// SuperBallPickupMasterRotaryChampionDeluxe5
module SuperBallPickupMasterRotaryChampionDeluxe5(
	input LeftA,
	input LeftB,
	input RightA,
	input RightB,
	input LeftA2,
	input LeftB2,
	input RightA2,
	input RightB2,
	input wire clk,			 
	input wire reset,			 
	output wire [6:0] seg,	 
	output wire [3:0] an,	 
	output wire dp,			 
	output wire [2:0] red,	 
	output wire [2:0] green, 
	output wire [1:0] blue,	 
	output wire hsync,		 
	output wire vsync,			 
	output resetOut
	);
Size: about 4,200 cells after synthesis, roughly 420 flip-flops.
Settings: LEC_CHECK=0, ABC_AREA=1, CAP_MARGIN=20, CORE_ASPECT_RATIO=1.78, CORE_MARGIN=3, CORE_UTILIZATION=40, MAX_ROUTING_LAYER=met4, MIN_ROUTING_LAYER=met1, SLEW_MARGIN=20; clock period 5.73 ns.
run.sh (not shown) runs the stock make flow with config.mk's settings and CLKGATE_MAP_FILE=.
Edit:
Settings changed: ABC_AREA 1 to not set, CORE_ASPECT_RATIO 1.78 to not set, CORE_MARGIN 3 to 2, MIN_ROUTING_LAYER met1 to met2, PLACE_DENSITY_LB_ADDON set to 0.05.
Clock period 5.73 ns to 20.0 ns, I/O delays scaled along.
Wire length falls by 10%.
Worst hold slack barely changes.
Via count rises by about 14%.
Global-route usage rises by 9.9 points.
Total power falls by 72%.
Register-to-register slack improved by 13 ns.
Edit:
Settings changed: ABC_AREA set to 1, CORE_UTILIZATION 40 to 72, MIN_ROUTING_LAYER met2 to not set, PLACE_DENSITY_LB_ADDON 0.05 to not set, SETUP_SLACK_MARGIN set to 0.5.
Clock period 20.0 ns to 5.7 ns, I/O delays scaled along.
Combinational power climbs to 4.0 times its value.
Via count drops by 11%.
Utilization climbs by 36 points.
Register-to-register slack gets worse by 13 ns.
Edit:
Settings changed: ABC_AREA 1 to not set, CORE_UTILIZATION 72 to 63, MAX_ROUTING_LAYER met4 to not set, SETUP_SLACK_MARGIN 0.5 to not set.
Clock period 5.7 ns to 11.9 ns, I/O delays scaled along.
- The changed run finished clean
- cell area fell by roughly a tenth
- core utilization came out lower by 11 points
- total power drops by well over a third
- wire length drops by roughly a tenth
- via count falls by about a fifth
- clock-buffer cell count shrinks by 1
- setup slack improves by 3.1 ns


Starting RTL as in the previous note.
==> flow/config.mk <==
export PLATFORM = sky130hd
export DESIGN_NAME = SuperBallPickupMasterRotaryChampionDeluxe5
export DESIGN_NICKNAME = SuperBallPickupMasterRotaryChampionDeluxe5
export VERILOG_FILES = /design/flow/design.v
export SDC_FILE = /design/flow/constraint.sdc
export NUM_CORES = 4
export LEC_CHECK = 0
export ABC_AREA = 1
export CAP_MARGIN = 20
export CELL_PAD_IN_SITES_GLOBAL_PLACEMENT = 1
export CORE_ASPECT_RATIO = 0.69
export CORE_MARGIN = 7
export CORE_UTILIZATION = 50
export CTS_CLUSTER_SIZE = 11
export GPL_TIMING_DRIVEN = 0
export MAX_ROUTING_LAYER = met4
export SLEW_MARGIN = 25
export TNS_END_PERCENT = 50
==> flow/constraint.sdc <==
create_clock -name core_clock -period 8.32 [get_ports {clk}]
set_input_delay 1.6640 -clock core_clock [delete_from_list [all_inputs] [get_ports {clk}]]
set_output_delay 1.6640 -clock core_clock [all_outputs]
set_load 0.01 [all_outputs]
Edit:
Settings changed: CELL_PAD_IN_SITES_GLOBAL_PLACEMENT 1 to default, CORE_ASPECT_RATIO 0.69 to default, CORE_MARGIN 7 to 2, CORE_UTILIZATION 50 to 70, CTS_CLUSTER_SIZE 11 to default, GPL_TIMING_DRIVEN 0 to default, SETUP_SLACK_MARGIN from default to 1.69, SLEW_MARGIN 25 to 20, TNS_END_PERCENT 50 to default.
Clock period 8.32 ns to 6.52 ns, I/O delays scaled along.
=>
- routed wire length goes down by 3.6%
- non-clock buffer count fell by 4
- total power came out higher by 31%
- utilization rose by 22 points
- sequential cell count does not change
- via count rose by 4.5%
- synthesized area does not change
Edit:
Settings changed: CORE_UTILIZATION 70 to 57, MAX_ROUTING_LAYER met4 to default, SETUP_SLACK_MARGIN 1.69 to 1.63.
Outcome:
- The new run passed the timing, design-rule and antenna checks
- total power grows by 1.4%
- clock skew stays flat
- worst hold slack gets worse by 0.0062 ns
- worst setup slack improved by 0.093 ns
- wire length shrinks by 0.63%
- die area increases by 22%
- final cell count went up by 2.6%
- via count drops by 2.7%
- register-to-register slack gets better by 0.11 ns
- fmax is higher by about 1.8%
Edit:
Settings changed: CORE_UTILIZATION 57 to 70, SETUP_SLACK_MARGIN 1.63 to 1.46.
Clock period 6.52 ns to 5.67 ns, I/O delays scaled along.
After rerunning: Area after synthesis does not change. Combinational power rises by 17%. Die area falls by 18%. Core utilization rises by 13 points. Register-to-register slack got worse by 0.77 ns. Worst setup slack got worse by 0.85 ns. Global-route usage rises by 5.0 points. First-iteration DRC count rises by 66%. Design area falls by 1.5%. Power rises by 12%.


SuperBallPickupMasterRotaryChampionDeluxe5 again, from the RTL that the note above started with.
==> flow/config.mk <==
export PLATFORM = sky130hd
export DESIGN_NAME = SuperBallPickupMasterRotaryChampionDeluxe5
export DESIGN_NICKNAME = SuperBallPickupMasterRotaryChampionDeluxe5
export VERILOG_FILES = /design/flow/design.v
export SDC_FILE = /design/flow/constraint.sdc
export NUM_CORES = 4
export LEC_CHECK = 0
export CAP_MARGIN = 20
export CORE_MARGIN = 2
export CORE_UTILIZATION = 71
export CTS_CLUSTER_DIAMETER = 49
export CTS_CLUSTER_SIZE = 25
export PLACE_DENSITY = 0.65
export SETUP_SLACK_MARGIN = -0.4
export SLEW_MARGIN = 20
==> flow/constraint.sdc <==
create_clock -name core_clock -period 8.69 [get_ports {clk}]
set_input_delay 1.7380 -clock core_clock [delete_from_list [all_inputs] [get_ports {clk}]]
set_output_delay 1.7380 -clock core_clock [all_outputs]
set_load 0.01 [all_outputs]
Next try:
Settings changed: ABC_AREA from default to 1, CORE_UTILIZATION 71 to 58, CTS_CLUSTER_DIAMETER 49 to default, CTS_CLUSTER_SIZE 25 to default, PLACE_DENSITY 0.65 to default, SETUP_SLACK_MARGIN -0.4 to default.
Clock period 8.69 ns to 6.52 ns, I/O delays scaled along.
Power went up by 39%.
Non-clock buffer count went up by 2.
Critical path depth went up by 4.
Final area went up by 9.3%.
Final cell count went up by 35%.
Register-to-register slack is worse by 1.4 ns.
Die size went up by 32%.
Via count went up by 18%.
Worst setup slack is worse by 0.77 ns.
Synthesized area went up by 8.3%.
Worst hold slack is better by 0.0031 ns.
Next try:
Settings changed: CAP_MARGIN 20 to 0, CORE_UTILIZATION 58 to 69.
Clock period 6.52 ns to 11.3 ns, I/O delays scaled along.
- The new run went through all stages and came out clean
- power came out lower by 42%
- worst setup slack improves by 3.5 ns
- cell count is lower by 2.0%
- core utilization rises by 12 points
- count of clock-buffer cells in the layout goes up by 2
- via count goes up by 2.6%
Next try:
Settings changed: ABC_AREA 1 to default, CAP_MARGIN 0 to 20, CORE_UTILIZATION 69 to 40, SETUP_SLACK_MARGIN from default to 0.77.
Clock period 11.3 ns to 10.1 ns, I/O delays scaled along.
Flip-flop count stays the same; sequential share of layout area rises by 1.9 points; via count falls by 20%; clock power rises by 18%; routed wire length falls by 10%; critical path depth falls by 4; count of clock-buffer cells in the layout rises by 1; total power rises by 13%; global-route usage falls by 14 points; cell area falls by 5.6%; die area rises by 58%.
Next try:
Settings changed: ABC_AREA from default to 1, CORE_UTILIZATION 40 to 72, SETUP_SLACK_MARGIN 0.77 to default.
Clock period 10.1 ns to 10.4 ns, I/O delays scaled along.
Critical path depth came out higher by 4.
Count of clock-buffer cells in the layout shrinks by 8.
Power fell by 6.0%.
Cell count went up by 17%.
Area after synthesis came out higher by 8.3%.
Core utilization grows by 34 points.
Final area rose by 5.3%.
Next try:
Settings changed: CTS_CLUSTER_DIAMETER from default to 376, HOLD_SLACK_MARGIN from default to -0.09, SETUP_SLACK_MARGIN from default to 1.51.
Clock period 10.4 ns to 5.63 ns, I/O delays scaled along.
Effect:
- die size stays the same
- wire length is higher by 5.8%
- first-iteration DRC count is higher by 2.4%
- non-clock buffer count is higher by 43


Starting RTL as in the previous note.
clock: 5.73 ns
lec_check: 0
abc_area: 0
cap_margin: 20
core_aspect_ratio: 1.78
core_margin: 2
core_utilization: 40
cts_cluster_diameter: 88
gpl_timing_driven: 0
max_routing_layer: met4
min_routing_layer: met1
place_density: 0.8
setup_slack_margin: 0.46
slew_margin: 10
The starting point ran to the end with violations: setup timing.
==> next run, changes <==
==> flow/config.mk (replaced) <==
export PLATFORM = sky130hd
export DESIGN_NAME = SuperBallPickupMasterRotaryChampionDeluxe5
export DESIGN_NICKNAME = SuperBallPickupMasterRotaryChampionDeluxe5
export VERILOG_FILES = /design/flow/design.v
export SDC_FILE = /design/flow/constraint.sdc
export NUM_CORES = 4
export LEC_CHECK = 0
export CAP_MARGIN = 20
export CORE_MARGIN = 2
export CORE_UTILIZATION = 35
export SLEW_MARGIN = 20
==> flow/constraint.sdc (replaced) <==
create_clock -name core_clock -period 10.1 [get_ports {clk}]
set_input_delay 2.0200 -clock core_clock [delete_from_list [all_inputs] [get_ports {clk}]]
set_output_delay 2.0200 -clock core_clock [all_outputs]
set_load 0.01 [all_outputs]
Result:
- This time the run produced a clean layout
- hold slack loses 3.7 ps
- die area goes up by roughly a tenth
- global-route usage drops by 4.2 points
- wire length goes down by roughly a tenth
- first-iteration DRC count came out lower by roughly a tenth
- setup slack is better by 2600 ps
- final cell count is higher slightly
==> next run, changes <==
--- a/flow/config.mk
+++ b/flow/config.mk
@@ -10 +10,2 @@
-export CORE_UTILIZATION = 35
+export CORE_UTILIZATION = 66
+export SETUP_SLACK_MARGIN = 3.77
==> flow/constraint.sdc (replaced) <==
create_clock -name core_clock -period 13.6 [get_ports {clk}]
set_input_delay 2.7200 -clock core_clock [delete_from_list [all_inputs] [get_ports {clk}]]
set_output_delay 2.7200 -clock core_clock [all_outputs]
set_load 0.01 [all_outputs]
What happened: The new run finished clean. Sequential power shrinks by 26%. Utilization grows by 33 points. Cell area shrinks by 2.7%. Cell count shrinks by 11%. Routed wire length grows by 0.31%. First-iteration DRC count grows by 28%. Worst hold slack gains 9.6 ps. Non-clock buffer count is unchanged. Setup slack gains 2700 ps. Power shrinks by 29%.
==> next run, changes <==
--- a/flow/config.mk
+++ b/flow/config.mk
@@ -10,2 +10,2 @@
-export CORE_UTILIZATION = 66
-export SETUP_SLACK_MARGIN = 3.77
+export CORE_UTILIZATION = 56
+export SETUP_SLACK_MARGIN = 2.49
==> flow/constraint.sdc (replaced) <==
create_clock -name core_clock -period 8.69 [get_ports {clk}]
set_input_delay 1.7380 -clock core_clock [delete_from_list [all_inputs] [get_ports {clk}]]
set_output_delay 1.7380 -clock core_clock [all_outputs]
set_load 0.01 [all_outputs]
Result: Utilization drops by 7.5 points; setup slack loses 2700 ps; critical path depth increases by 1; cell area rises by about 5%; synthesized cell count stays the same; wire length rose by 3.5%; die size climbs by 18%; total power goes up by about 65%; global-route usage came out lower by 3.5 points.
No activity file was given, so power comes from the tool's default toggle rates.
